rev 12:
Design MazeRunner, start of the top module:
module MazeRunner(clk,RST_n,SS_n,MOSI,MISO,SCLK,PWMR,PWML,
                  DIRR,DIRL,IR_EN,BMPL_n,BMPR_n,buzz,
				  buzz_n,RX,LED);
  input clk;		 
  input RST_n;		 
  output SS_n;		 
  output MOSI;		 
  output SCLK;		 
  input MISO;		 
  output PWMR;		 
  output PWML;		 
  output DIRR;		 
  output DIRL;		 
  output IR_EN;		 
  input BMPL_n;		 
  input BMPR_n;		 
  output buzz;		 
  output buzz_n;
  input RX;			 
  output [7:0] LED;	 
  wire rst_n;		 
  wire send_resp;	 
  wire cmd_rdy;		 
  wire [15:0] cmd;	 
  wire clr_cmd_rdy;	 
  wire [11:0] IR_R0,IR_R1,IR_R2,IR_R3;
  wire [11:0] IR_L0,IR_L1,IR_L2,IR_L3;
  wire moving;
  wire IR_vld;					 
  wire line_present;		 
  wire err_vld;				 
  wire go;
  wire [15:0] err_raw;		 
  wire [15:0] err_opn_lp;	 
  wire [15:0] error;		 
  wire signed [11:0] lft_spd,rght_spd;
  wire bmp_raw;				 
  localparam FAST_SIM = 1;		 
  rst_synch iRST(.clk(clk),.RST_n(RST_n),.rst_n(rst_n));
  ...
export LEC_CHECK = 0
export CAP_MARGIN = 20
export CORE_ASPECT_RATIO = 0.97
export CORE_MARGIN = 2
export CORE_UTILIZATION = 40
export GPL_TIMING_DRIVEN = 0
export PLACE_DENSITY_LB_ADDON = 0.07
export SLEW_MARGIN = 20
create_clock -name core_clock -period 10.0 [get_ports {clk}]
run.sh (not shown) runs the stock make flow with config.mk's settings and CLKGATE_MAP_FILE=.
Setup changes, rev 12 to rev 13
Settings: putting SETUP_SLACK_MARGIN at 1.93 where nothing was set; clearing PLACE_DENSITY_LB_ADDON, which used to be 0.07; clearing CORE_ASPECT_RATIO, which used to be 0.97; clearing GPL_TIMING_DRIVEN, which used to be 0; swapping 40 for 59 in CORE_UTILIZATION; swapping 10.0 for 7.16 in the clock period (ns, I/O delays scaled along).
Findings:
- Row multi-input gate area in the final layout: rev 13 higher / rev 12 lower
- Diff rev 12 -> rev 13: global routing met2 resource utilization now sits higher; post-layout net count now sits higher.
- Going from rev 12 to rev 13, via count of the routed design saw an increase; post-CTS setup buffer count saw an increase; critical path required time saw a decrease; highest ir drop seen on vdd saw an increase.
- Rev 13 against rev 12: smallest setup slack after layout down 0.16 ns, per-cell routed wire length climbed 11%.

Starting RTL as in the previous note.
==> flow/design.v (excerpt) <==
module MazeRunner(clk,RST_n,SS_n,MOSI,MISO,SCLK,PWMR,PWML,
                  DIRR,DIRL,IR_EN,BMPL_n,BMPR_n,buzz,
				  buzz_n,RX,LED);
clock: 6.24 ns
lec_check: 0
abc_area: 1
cap_margin: 5
cell_pad_in_sites_detail_placement: 0
core_margin: 2
core_utilization: 27
cts_cluster_diameter: 78
cts_cluster_size: 76
min_routing_layer: met2
place_density_lb_addon: 0.17
setup_slack_margin: -0.3
slew_margin: 10
The first run finished with timing, DRC and antenna clean.
Then changed:
- ABC_AREA: 1 -> default
- CAP_MARGIN: 5 -> 20
- CELL_PAD_IN_SITES_DETAIL_PLACEMENT: 0 -> default
- CORE_UTILIZATION: 27 -> 68
- CTS_CLUSTER_DIAMETER: 78 -> default
- CTS_CLUSTER_SIZE: 76 -> default
- MIN_ROUTING_LAYER: met2 -> default
- PLACE_DENSITY_LB_ADDON: 0.17 -> default
- SETUP_SLACK_MARGIN: -0.3 -> default
- SLEW_MARGIN: 10 -> 20
- clock period: 6.24 -> 5.09 ns (I/O delays scaled with it)
The new run completed, yet does not pass: negative setup slack.
Routed wire length falls by 4.4%.
Hold slack gets better by 0.0041 ns.
Final area rises by 4.7%.
Clock skew falls by 0.044 ns.
Power rises by 25%.
Sequential share of layout area falls by 1.8 points.
Combinational power rises by 35%.
Global-route usage rises by 12 points.
Die size falls by 60%.
Non-clock buffer count rises by 192.
Worst setup slack gets worse by 0.83 ns.
Then changed:
- ABC_AREA: default -> 1
- CORE_UTILIZATION: 68 -> 72
- PLACE_DENSITY_LB_ADDON: default -> 0.19
Outcome: The changed run finished but failed the layout checks on negative setup slack; utilization rises by 3.5 points; global-route usage rises by 2.5 points; wire length rises by 14%; combinational power falls by about 10%; clock power rises by about 5%; first-iteration DRC count rises by 66%; count of clock-buffer cells in the layout rises by 2; register-to-register slack stays flat; synthesized cell count rises by 16%; worst hold slack gets worse by 0.011 ns.
Then changed:
- CORE_UTILIZATION: 72 -> 70
- PLACE_DENSITY: default -> 0.6
- PLACE_DENSITY_LB_ADDON: 0.19 -> default
- clock period: 5.09 -> 5.68 ns (I/O delays scaled with it)
The changed run ran to the end with violations: negative setup slack. Final cell count goes down by 3.6%. Setup slack is better by 0.54 ns. Die size goes up by 2.8%. Total power goes down by 13%.

Starting RTL as in the previous note.
## MazeRunner
module MazeRunner(clk,RST_n,SS_n,MOSI,MISO,SCLK,PWMR,PWML,
                  DIRR,DIRL,IR_EN,BMPL_n,BMPR_n,buzz,
				  buzz_n,RX,LED);
Settings: LEC_CHECK=0, CAP_MARGIN=20, CELL_PAD_IN_SITES_DETAIL_PLACEMENT=2, CORE_ASPECT_RATIO=0.7, CORE_MARGIN=6, CORE_UTILIZATION=44, CTS_CLUSTER_DIAMETER=28, GPL_TIMING_DRIVEN=0, MAX_ROUTING_LAYER=met4, MIN_ROUTING_LAYER=met2, PLACE_DENSITY=0.76, SLEW_MARGIN=20; clock period 7.45 ns.
The first run aborted during 5_1_grt on GRT-0116.
Rerun with:
==> flow/config.mk (replaced) <==
export PLATFORM = sky130hd
export DESIGN_NAME = MazeRunner
export DESIGN_NICKNAME = MazeRunner
export VERILOG_FILES = /design/flow/design.v
export SDC_FILE = /design/flow/constraint.sdc
export NUM_CORES = 4
export LEC_CHECK = 0
export CAP_MARGIN = 20
export CORE_MARGIN = 2
export CORE_UTILIZATION = 67
export SLEW_MARGIN = 20
==> flow/constraint.sdc (replaced) <==
create_clock -name core_clock -period 5.12 [get_ports {clk}]
set_input_delay 1.0240 -clock core_clock [delete_from_list [all_inputs] [get_ports {clk}]]
set_output_delay 1.0240 -clock core_clock [all_outputs]
set_load 0.01 [all_outputs]
With this change the flow completed and failed the layout checks on negative setup slack.
Die size is lower by about 40%.
Synthesized cell count stays the same.
Area after synthesis does not change.
Rerun with:
--- a/flow/config.mk
+++ b/flow/config.mk
@@ -7,0 +8 @@
+export ABC_AREA = 1
@@ -10 +11,5 @@
-export CORE_UTILIZATION = 67
+export CORE_UTILIZATION = 72
+export CTS_CLUSTER_SIZE = 74
+export MAX_ROUTING_LAYER = met4
+export PLACE_DENSITY = 0.37
+export SETUP_SLACK_MARGIN = 1.44
Outcome:
- The new run finished but failed the layout checks on negative setup slack
- routed wire length rose by 45%
- global-route usage grows by 6.9 points
- hold slack gets better by 6.3 ps
- critical path depth is higher by 10
Rerun with:
--- a/flow/config.mk
+++ b/flow/config.mk
@@ -13 +12,0 @@
-export MAX_ROUTING_LAYER = met4
@@ -15 +13,0 @@
-export SETUP_SLACK_MARGIN = 1.44
==> flow/constraint.sdc (replaced) <==
create_clock -name core_clock -period 5.0 [get_ports {clk}]
set_input_delay 1.0000 -clock core_clock [delete_from_list [all_inputs] [get_ports {clk}]]
set_output_delay 1.0000 -clock core_clock [all_outputs]
set_load 0.01 [all_outputs]
The changed run finished but failed the layout checks on negative setup slack.
Global-route usage is lower by 5.2 points.
Cell area falls by a few percent.
Total power came out lower slightly.
Die size is unchanged.
Synthesized area is unchanged.
Rerun with:
--- a/flow/config.mk
+++ b/flow/config.mk
@@ -12,2 +12,2 @@
-export CTS_CLUSTER_SIZE = 74
-export PLACE_DENSITY = 0.37
+export PLACE_DENSITY = 0.65
+export SETUP_SLACK_MARGIN = 0.01
==> flow/constraint.sdc (replaced) <==
create_clock -name core_clock -period 4.72 [get_ports {clk}]
set_input_delay 0.9440 -clock core_clock [delete_from_list [all_inputs] [get_ports {clk}]]
set_output_delay 0.9440 -clock core_clock [all_outputs]
set_load 0.01 [all_outputs]
Effect:
- The new run ran to the end with violations: negative setup slack
- count of clock-buffer cells in the layout decreases by 1
- utilization barely changes
- routed wire length decreases by 4.1%
- setup slack is worse by 250 ps
- sequential power increases by 6.0%
- critical path depth increases by 1
- sequential share of layout area hardly moves
Rerun with:
--- a/flow/config.mk
+++ b/flow/config.mk
@@ -8 +7,0 @@
-export ABC_AREA = 1
@@ -11,3 +10,2 @@
-export CORE_UTILIZATION = 72
-export PLACE_DENSITY = 0.65
-export SETUP_SLACK_MARGIN = 0.01
+export CORE_UTILIZATION = 20
+export PLACE_DENSITY = 0.6
==> flow/constraint.sdc (replaced) <==
create_clock -name core_clock -period 10.1 [get_ports {clk}]
set_input_delay 2.0200 -clock core_clock [delete_from_list [all_inputs] [get_ports {clk}]]
set_output_delay 2.0200 -clock core_clock [all_outputs]
set_load 0.01 [all_outputs]
The changed run ran to the end with no violations.
Total power falls by 52%.
Wire length falls by 21%.
Sequential cell count stays the same.
Clock-buffer cell count rises by 2.
Sequential power falls by 53%.
Area after synthesis falls by 1.5%.
Hold slack hardly moves.
Final area falls by 5.8%.
Non-clock buffer count falls by 208.

Starting RTL as in the previous note.
==> flow/config.mk <==
export PLATFORM = sky130hd
export DESIGN_NAME = MazeRunner
export DESIGN_NICKNAME = MazeRunner
export VERILOG_FILES = /design/flow/design.v
export SDC_FILE = /design/flow/constraint.sdc
export NUM_CORES = 4
export LEC_CHECK = 0
export CAP_MARGIN = 25
export CELL_PAD_IN_SITES_DETAIL_PLACEMENT = 1
export CORE_ASPECT_RATIO = 1.32
export CORE_MARGIN = 8
export CORE_UTILIZATION = 18
export GPL_TIMING_DRIVEN = 0
export MAX_ROUTING_LAYER = met4
export PLACE_DENSITY_LB_ADDON = 0.15
export SETUP_SLACK_MARGIN = 2.27
export SLEW_MARGIN = 35
export TNS_END_PERCENT = 95
==> flow/constraint.sdc <==
create_clock -name core_clock -period 10.0 [get_ports {clk}]
set_input_delay 2.0000 -clock core_clock [delete_from_list [all_inputs] [get_ports {clk}]]
set_output_delay 2.0000 -clock core_clock [all_outputs]
set_load 0.01 [all_outputs]
Next try:
CAP_MARGIN = 20   (was 25)
CELL_PAD_IN_SITES_DETAIL_PLACEMENT = unset   (was 1)
CORE_ASPECT_RATIO = unset   (was 1.32)
CORE_MARGIN = 2   (was 8)
CORE_UTILIZATION = 68   (was 18)
CTS_CLUSTER_SIZE = 39   (was unset)
GPL_TIMING_DRIVEN = unset   (was 0)
PLACE_DENSITY_LB_ADDON = unset   (was 0.15)
SETUP_SLACK_MARGIN = -0.46   (was 2.27)
SLEW_MARGIN = 20   (was 35)
TNS_END_PERCENT = unset   (was 95)
clock period = 4.6 ns   (was 10.0 ns; I/O delays follow)
What happened:
- The new run finished but failed the layout checks on setup timing
- via count is higher by a little under a tenth
- flip-flop count is unchanged
- wire length drops by about a fifth
- sequential share of layout area falls by 0.46 points
- global-route usage went up by 23 points
- non-clock buffer count grows by 190
Next try:
CORE_UTILIZATION = 72   (was 68)
CTS_CLUSTER_SIZE = 50   (was 39)
MAX_ROUTING_LAYER = unset   (was met4)
PLACE_DENSITY = 0.64   (was unset)
=> The changed run completed and failed the layout checks on setup timing. Critical path depth goes up by 2. Via count climbs by about 6%. Total power is higher by about 3%. Non-clock buffer count goes up by 19. Clock skew went up by 13 ps. Register-to-register slack got worse by 290 ps. Wire length goes up by about 14%. Die size came out lower by 5.4%. Combinational power increases by about 10%.
Next try:
CORE_UTILIZATION = 40   (was 72)
CTS_CLUSTER_SIZE = unset   (was 50)
PLACE_DENSITY = 0.6   (was 0.64)
SETUP_SLACK_MARGIN = unset   (was -0.46)
clock period = 7.84 ns   (was 4.6 ns; I/O delays follow)
- With this change the flow ran to the end with no violations
- total power goes down by 40%
- critical path depth does not change
- sequential power goes down by 41%
- via count goes down by 16%
- clock-buffer cell count goes up by 12

Setup of job 4488:
Starting RTL as in the previous note.
make LEC_CHECK=0 CAP_MARGIN=20 CORE_MARGIN=2 CORE_UTILIZATION=40 CTS_CLUSTER_DIAMETER=77 GPL_ROUTABILITY_DRIVEN=0 GPL_TIMING_DRIVEN=1 HOLD_SLACK_MARGIN=0.19 SETUP_SLACK_MARGIN=-0.12 SLEW_MARGIN=5 finish   # period 13.5 ns
Job 4488 ran to completion and came out clean on the timing, DRC and antenna checks.
Edits applied to the flow inputs when going from job 4488 to job 9521:
- SETUP_SLACK_MARGIN no longer set, was -0.12
- PLACE_DENSITY now 0.6, previously not set
- GPL_ROUTABILITY_DRIVEN no longer set, was 0
- CTS_CLUSTER_DIAMETER no longer set, was 77
- HOLD_SLACK_MARGIN no longer set, was 0.19
- SLEW_MARGIN now 20, was 5
- GPL_TIMING_DRIVEN no longer set, was 1
- CORE_UTILIZATION now 19, was 40
- the clock period (ns, I/O delays scaled along) now 7.84, was 13.5
Final cycle utilization of the critical path in job 9521 is 21 points above job 4488. Job 9521 vs job 4488 — final area rose 1000 um2. Against job 4488, job 9521 comes in 8.9 points lower on global-route usage. Comparing job 9521 against job 4488, there is no change at all in number of stages on the worst hold path. Job 9521: total internal power about 70% above job 4488. Job 9521 vs job 4488: via count down slightly. The worst path buffer plus inverter count number comes out lower for job 9521 vs job 4488. | buffer count excluding the clock tree in the final layout | job 9521 vs job 4488 | about 3% higher |.

Starting RTL as in the previous note.
Settings: LEC_CHECK=0, CAP_MARGIN=20, CORE_MARGIN=4, CORE_UTILIZATION=35, CTS_CLUSTER_DIAMETER=201, GPL_TIMING_DRIVEN=0, MIN_ROUTING_LAYER=met1, PLACE_DENSITY_LB_ADDON=0.24, SETUP_SLACK_MARGIN=-0.44, SLEW_MARGIN=35; clock period 4.64 ns.
The baseline completed and failed the layout checks on setup timing.
Then changed:
Settings changed: CORE_MARGIN 4 to 2, CORE_UTILIZATION 35 to 64, CTS_CLUSTER_DIAMETER 201 to unset, GPL_TIMING_DRIVEN 0 to unset, MIN_ROUTING_LAYER met1 to unset, PLACE_DENSITY_LB_ADDON 0.24 to unset, SETUP_SLACK_MARGIN -0.44 to -0.46, SLEW_MARGIN 35 to 20.
Clock period 4.64 ns to 4.6 ns, I/O delays scaled along.
Result:
- The changed run finished with setup timing left
- worst hold slack got worse by 3.9 ps
- first-iteration DRC count rose by 26%
- cell count fell by 7.2%
- clock power fell by 12%
- global-route usage rose by 14 points
- via count rose by 6.3%
- sequential power rose by about 1%
Then changed:
Settings changed: ABC_AREA set to 1, CORE_UTILIZATION 64 to 72, PLACE_DENSITY set to 0.37, SETUP_SLACK_MARGIN -0.46 to unset.
Clock period 4.6 ns to 5.28 ns, I/O delays scaled along.
The changed run finished but failed the layout checks on setup timing.
Core utilization came out higher by 3.6 points.
Total power came out lower by about 11%.
Final cell count came out higher by 4.2%.
Clock-buffer cell count came out lower by 13.
Synthesized cell count came out higher by 16%.
Then changed:
Settings changed: ABC_AREA 1 to unset, PLACE_DENSITY 0.37 to 0.65, SETUP_SLACK_MARGIN set to 1.76.
Clock period 5.28 ns to 7.0 ns, I/O delays scaled along.
=> The new run passed the timing, DRC and antenna checks. Core utilization stays flat. Clock skew went up by 25 ps. Cell count went down by roughly a tenth. Non-clock buffer count drops by 25. Combinational power came out lower by about a fifth. Worst setup slack gets better by 1300 ps. Final area falls slightly. Count of clock-buffer cells in the layout rises by 6. Critical path depth falls by 7.

Starting RTL as in the previous note.
Design MazeRunner, start of the top module:
module MazeRunner(clk,RST_n,SS_n,MOSI,MISO,SCLK,PWMR,PWML,
                  DIRR,DIRL,IR_EN,BMPL_n,BMPR_n,buzz,
				  buzz_n,RX,LED);
make LEC_CHECK=0 CAP_MARGIN=25 CELL_PAD_IN_SITES_DETAIL_PLACEMENT=1 CORE_ASPECT_RATIO=1.32 CORE_MARGIN=8 CORE_UTILIZATION=18 CTS_CLUSTER_DIAMETER=398 GPL_TIMING_DRIVEN=0 HOLD_SLACK_MARGIN=0.11 MAX_ROUTING_LAYER=met4 PLACE_DENSITY_LB_ADDON=0.15 SETUP_SLACK_MARGIN=2.27 SLEW_MARGIN=35 TNS_END_PERCENT=95 finish   # period 10.0 ns
Next try:
Settings changed: CAP_MARGIN 25 to 20, CELL_PAD_IN_SITES_DETAIL_PLACEMENT 1 to default, CORE_ASPECT_RATIO 1.32 to default, CORE_MARGIN 8 to 2, CORE_UTILIZATION 18 to 40, CTS_CLUSTER_DIAMETER 398 to default, GPL_TIMING_DRIVEN 0 to default, HOLD_SLACK_MARGIN 0.11 to default, MAX_ROUTING_LAYER met4 to default, PLACE_DENSITY from default to 0.6, PLACE_DENSITY_LB_ADDON 0.15 to default, SETUP_SLACK_MARGIN 2.27 to default, SLEW_MARGIN 35 to 20, TNS_END_PERCENT 95 to default.
Clock period 10.0 ns to 9.13 ns, I/O delays scaled along.
The new run completed with no timing, DRC or antenna violations.
Total power rose by 3.5%.
Worst setup slack degrades by 0.84 ns.
Register-to-register slack degrades by 1.1 ns.
Clock-buffer cell count fell by 16.
Synthesized cell count is unchanged.
Die area fell by 57%.
Power and IR drop assume default switching activity.
